Setup of v35:
Design chip_to_symbol, start of the top module:
module chip_to_symbol 
(
input logic         i_clk,
input logic         i_rst_n,
input logic         i_stream,
input logic         i_stream_valid,
output logic [3:0]  o_symbol,
output logic        o_symbol_valid       
);
logic [4:0] r_bit_counter;
logic [31:0] r_received_chip;
logic [5:0] s_ones_counter[15:0];
logic	[31:0]	chip_values [15:0];  
initial 
begin
	chip_values[0] 		=  32'b11011001110000110101001000101110;
	chip_values[8] 		=  32'b11101101100111000011010100100010;
	chip_values[4] 		=  32'b00101110110110011100001101010010;
	chip_values[12] 	=  32'b00100010111011011001110000110101;
	chip_values[2] 		=  32'b01010010001011101101100111000011;
	chip_values[10] 	=  32'b00110101001000101110110110011100;
	chip_values[6] 		=  32'b11000011010100100010111011011001;
	chip_values[14] 	=  32'b10011100001101010010001011101101;
	chip_values[1] 		=  32'b10001100100101100000011101111011;
	chip_values[9] 		=  32'b10111000110010010110000001110111;
	chip_values[5] 		=  32'b01111011100011001001011000000111;
	chip_values[13] 	=  32'b01110111101110001100100101100000;
	chip_values[3]		=  32'b00000111011110111000110010010110;
	chip_values[11]		=  32'b01100000011101111011100011001001;
	chip_values[7] 		=  32'b10010110000001110111101110001100;
	chip_values[15] 	=  32'b11001001011000000111011110111000;
end
always_ff@(posedge i_clk , negedge i_rst_n)
begin
    if(!i_rst_n)
    begin
        r_bit_counter <= 'd0;
    end
    else if(r_bit_counter=='d31) 
    begin
        r_bit_counter <= 'd0;
    end
    else if(i_stream_valid)
    begin
        r_bit_counter <= r_bit_counter + 'd1;
    end
end
always_ff@(posedge i_clk , negedge i_rst_n)
begin
    if(!i_rst_n)
    begin
        r_received_chip <= 'd0;
		for(int i = 0 ; i<16 ; i++)
        begin
			s_ones_counter[i] <= 'd0;
		end
    end
	else if (r_bit_counter==31)
	begin
		for(int i = 0 ; i<16 ; i++)
        begin
			s_ones_counter[i] <= 'd0;
		end
	end
    else if(i_stream_valid)
    begin
        r_received_chip[r_bit_counter]<= i_stream;
  ...
Settings: LEC_CHECK=0, ABC_AREA=0, CAP_MARGIN=20, CELL_PAD_IN_SITES_DETAIL_PLACEMENT=0, CELL_PAD_IN_SITES_GLOBAL_PLACEMENT=0, CORE_ASPECT_RATIO=1.37, CORE_MARGIN=2, CORE_UTILIZATION=41, CTS_CLUSTER_DIAMETER=245, CTS_CLUSTER_SIZE=94, GPL_TIMING_DRIVEN=1, PLACE_DENSITY=0.81, SETUP_SLACK_MARGIN=-0.32, SLEW_MARGIN=35, TNS_END_PERCENT=20; clock period 4.49 ns.
run.sh (not shown) runs the stock make flow with config.mk's settings and CLKGATE_MAP_FILE=.
v35 had finished all stages when the layout checks came back failing, citing negative setup slack.
Modified inputs, v14 compared to v35
Settings: removing CORE_ASPECT_RATIO (formerly 1.37); changing CORE_UTILIZATION from 41 to 72; changing CTS_CLUSTER_DIAMETER from 245 to 378; removing TNS_END_PERCENT (formerly 20); removing SETUP_SLACK_MARGIN (formerly -0.32); changing PLACE_DENSITY from 0.81 to 0.6; setting MAX_ROUTING_LAYER to met4 for the first time; removing CTS_CLUSTER_SIZE (formerly 94); changing the clock period (ns, I/O delays scaled along) from 4.49 to 3.02.
--- outcome ---
- Relative to v35, number of gates resized after cts has gone up in v14.
- Side by side, post-placement worst setup slack turned out lower in v14 than in v35.
- From v14 to v35, synthesis area per yosys did not move at all.
- The instance count after placement with tap cells included in v14 was lower than what v35 gave.
- v14: aborted in 5_1_grt (tool error)
For v49, these inputs were changed with respect to v14:
Settings: putting TNS_END_PERCENT at 20 where nothing was set; swapping 378 for 245 in CTS_CLUSTER_DIAMETER; putting CORE_ASPECT_RATIO at 0.5 where nothing was set; putting CTS_CLUSTER_SIZE at 94 where nothing was set; clearing MAX_ROUTING_LAYER, which used to be met4; putting GPL_ROUTABILITY_DRIVEN at 0 where nothing was set; swapping 0.6 for 0.39 in PLACE_DENSITY; swapping 72 for 49 in CORE_UTILIZATION; swapping 3.02 for 4.49 in the clock period (ns, I/O delays scaled along).
[summary]
Status for v49 and v14: no clean run
Compared with v14, total instance count after detailed placement in v49 decreased by a few percent.
Initial standard-cell utilization of the core delta for v49 relative to v14: 24 points lower
Total of cells resized after clock tree synthesis: v49 vs v14 down 75
Going from v14 to v49, die size shows an increase of 46%; overall die height shrank by 26 µm.
#### Input delta (v43 over v49)
Settings: an added SETUP_SLACK_MARGIN of -0.19; a deleted CORE_ASPECT_RATIO that had been 0.5; a change of CORE_UTILIZATION from 49 to 72; a deleted GPL_ROUTABILITY_DRIVEN that had been 0; a change of CTS_CLUSTER_SIZE from 94 to 22; a deleted TNS_END_PERCENT that had been 20; an added PLACE_DENSITY_LB_ADDON of 0.29; a deleted PLACE_DENSITY that had been 0.39; a change of CTS_CLUSTER_DIAMETER from 245 to 45; a change of the clock period (ns, I/O delays scaled along) from 4.49 to 4.38.
Notes after the runs:
Layout checks on v43: not met. Flow itself completed; violations: negative setup slack. The run with more routed wire is v43, not v49. Met1 track utilization from global routing (v43 over v49): increase, 4.8 points. Changes observed in v43 relative to v49: fraction of standard cell area that is sequential stayed essentially flat; logic depth of the worst path, buffers included grew by 2; final cell count now sits lower. Met3 usage in global routing: higher on v43.
Changes in v30 relative to v43:
Settings: CORE_UTILIZATION now 68, was 72; SETUP_SLACK_MARGIN no longer set, was -0.19; CTS_CLUSTER_DIAMETER no longer set, was 45; the clock period (ns, I/O delays scaled along) now 4.49, was 4.38.
--- outcome ---
- [flow] v30 | stages: complete | final checks: fail | reason: negative setup slack
- Compared with v43, v30 shows a lower global-route wire length before repair.
- Area figure in the yosys stat output came out exactly the same in v30 and v43.
- On remaining max-slew budget at the tightest pin, v43 loses to v30.
- Diff v43..v30 | sequential cell count | unchanged
- v30: register-to-register path setup slack 0.21 ns above v43
- Run comparison: v30 destination of the critical timing path o_symbol[0]; v43 destination of the critical timing path o_symbol[3]
- Routing usage on met1 delta for v30 relative to v43: 2.8 points lower

---

red:
chip_to_symbol again, from the RTL that the note above started with.
Settings: LEC_CHECK=0, CAP_MARGIN=20, CORE_MARGIN=2, CORE_UTILIZATION=66, SETUP_SLACK_MARGIN=1.05, SLEW_MARGIN=20; clock period 4.06 ns.
red had finished all stages when the layout checks came back failing, citing negative setup slack.
--- input diff red..blue ---
Settings: putting CTS_CLUSTER_SIZE at 76 where nothing was set; swapping 66 for 72 in CORE_UTILIZATION; putting PLACE_DENSITY_LB_ADDON at 0.01 where nothing was set; clearing SETUP_SLACK_MARGIN, which used to be 1.05; swapping 4.06 for 5.15 in the clock period (ns, I/O delays scaled along).
==> comparison <==
red had finished all stages when the layout checks came back failing, citing negative setup slack. Completing all stages was not enough for blue: its layout failed the final checks because of negative setup slack. Compared to red, blue has post-synthesis to final-layout area growth 18 points lower. The core of blue is less densely filled than that of red. Looking at non-clock buffer count across red and blue, the one that comes out lower is blue. blue gives less count of endpoints failing setup in the final report than red did. The run showing the greater worst hold slack is blue. blue vs. red: slack of the critical path grew by 650 ps.
What green does differently from blue at the input level:
Settings: swapping 72 for 16 in CORE_UTILIZATION; clearing CTS_CLUSTER_SIZE, which used to be 76; clearing PLACE_DENSITY_LB_ADDON, which used to be 0.01; swapping 5.15 for 7.27 in the clock period (ns, I/O delays scaled along).
Findings:
[compare] base=blue new=green: critical path buffer and inverter count shows no meaningful change. On green: die area is about 340% higher than what blue gave. Of blue and green, only green finishes the flow clean. blue finished every stage; the final checks, however, were not passed, the failures being negative setup slack. Between blue and green, the flow reports wire length increasing by a few percent. Compared with blue, in green worst-case headroom to the max-slew limit dropped 4.0 points; number of gates given a new drive strength after cts now smaller.
#### Input delta (orange over green)
Settings: a change of CORE_UTILIZATION from 16 to 40; an added CTS_CLUSTER_SIZE of 49; an added GPL_TIMING_DRIVEN of 0; a change of the clock period (ns, I/O delays scaled along) from 7.27 to 10.0.
[summary]
Routed wire in orange totals more than in green. | number of optimization iterations in the first detailed-route pass | lower: orange |. As far as synthesized cell count goes, orange and green are indistinguishable; the numbers are identical. Diff green -> orange | buffering overhead | decrease of 1.2 points. orange vs green: met3 capacity usage during global routing up in orange.
[inputs] purple vs orange
Settings: CTS_CLUSTER_SIZE: 49 -> unset; GPL_TIMING_DRIVEN: 0 -> unset; SETUP_SLACK_MARGIN: unset -> -0.44; the clock period (ns, I/O delays scaled along): 10.0 -> 7.27.
## What came out
- orange and purple ended up with roughly the same final-report hold violation count.
- Summary of the comparison: final cell count is higher in purple, relative to orange.
- Re post-synthesis simple-gate area fraction: no difference whatsoever between purple and orange.
- Going from orange to purple, cell count along the critical path has increased; length of routed met2 wiring lower.

---

chip_to_symbol again, from the RTL that the note above started with.
Settings: LEC_CHECK=0, ABC_AREA=0, CAP_MARGIN=20, CELL_PAD_IN_SITES_DETAIL_PLACEMENT=0, CELL_PAD_IN_SITES_GLOBAL_PLACEMENT=0, CORE_ASPECT_RATIO=0.5, CORE_MARGIN=10, CORE_UTILIZATION=49, CTS_CLUSTER_DIAMETER=245, CTS_CLUSTER_SIZE=94, GPL_TIMING_DRIVEN=1, PLACE_DENSITY=0.5, SLEW_MARGIN=35, TNS_END_PERCENT=20; clock period 4.49 ns.
The first run reached the layout checks and failed them: negative setup slack.
Edit:
CORE_ASPECT_RATIO = not set   (was 0.5)
CORE_MARGIN = 2   (was 10)
CORE_UTILIZATION = 72   (was 49)
CTS_CLUSTER_DIAMETER = 45   (was 245)
CTS_CLUSTER_SIZE = 22   (was 94)
HOLD_SLACK_MARGIN = -0.09   (was not set)
PLACE_DENSITY = not set   (was 0.5)
PLACE_DENSITY_LB_ADDON = 0.29   (was not set)
SETUP_SLACK_MARGIN = 0.56   (was not set)
TNS_END_PERCENT = 90   (was 20)
Result: The new run ran to the end with violations: negative setup slack; non-clock buffer count fell by 48; worst setup slack degrades by 270 ps; synthesized area is unchanged; design area fell by 1.5%; clock skew rose by 18 ps.
Edit:
CORE_UTILIZATION = 65   (was 72)
CTS_CLUSTER_DIAMETER = not set   (was 45)
CTS_CLUSTER_SIZE = not set   (was 22)
HOLD_SLACK_MARGIN = not set   (was -0.09)
PLACE_DENSITY = 0.63   (was not set)
PLACE_DENSITY_LB_ADDON = not set   (was 0.29)
SETUP_SLACK_MARGIN = not set   (was 0.56)
TNS_END_PERCENT = not set   (was 90)
Result:
- The new run finished but failed the layout checks on negative setup slack
- area after synthesis stays the same
- count of clock-buffer cells in the layout drops by 1
- cell count rises by about 1.2%
- via count goes down by 6.4%
- clock skew goes down by 16 ps
Edit:
CORE_UTILIZATION = 72   (was 65)
CTS_CLUSTER_DIAMETER = 366   (was not set)
CTS_CLUSTER_SIZE = 22   (was not set)
HOLD_SLACK_MARGIN = 0.29   (was not set)
PLACE_DENSITY = not set   (was 0.63)
PLACE_DENSITY_LB_ADDON = 0.01   (was not set)
SETUP_SLACK_MARGIN = 0.56   (was not set)
Effect: The new run did not get past 5_1_grt with GRT-0232; die size went down by 9.5%; area after synthesis is unchanged; synthesized cell count does not change.
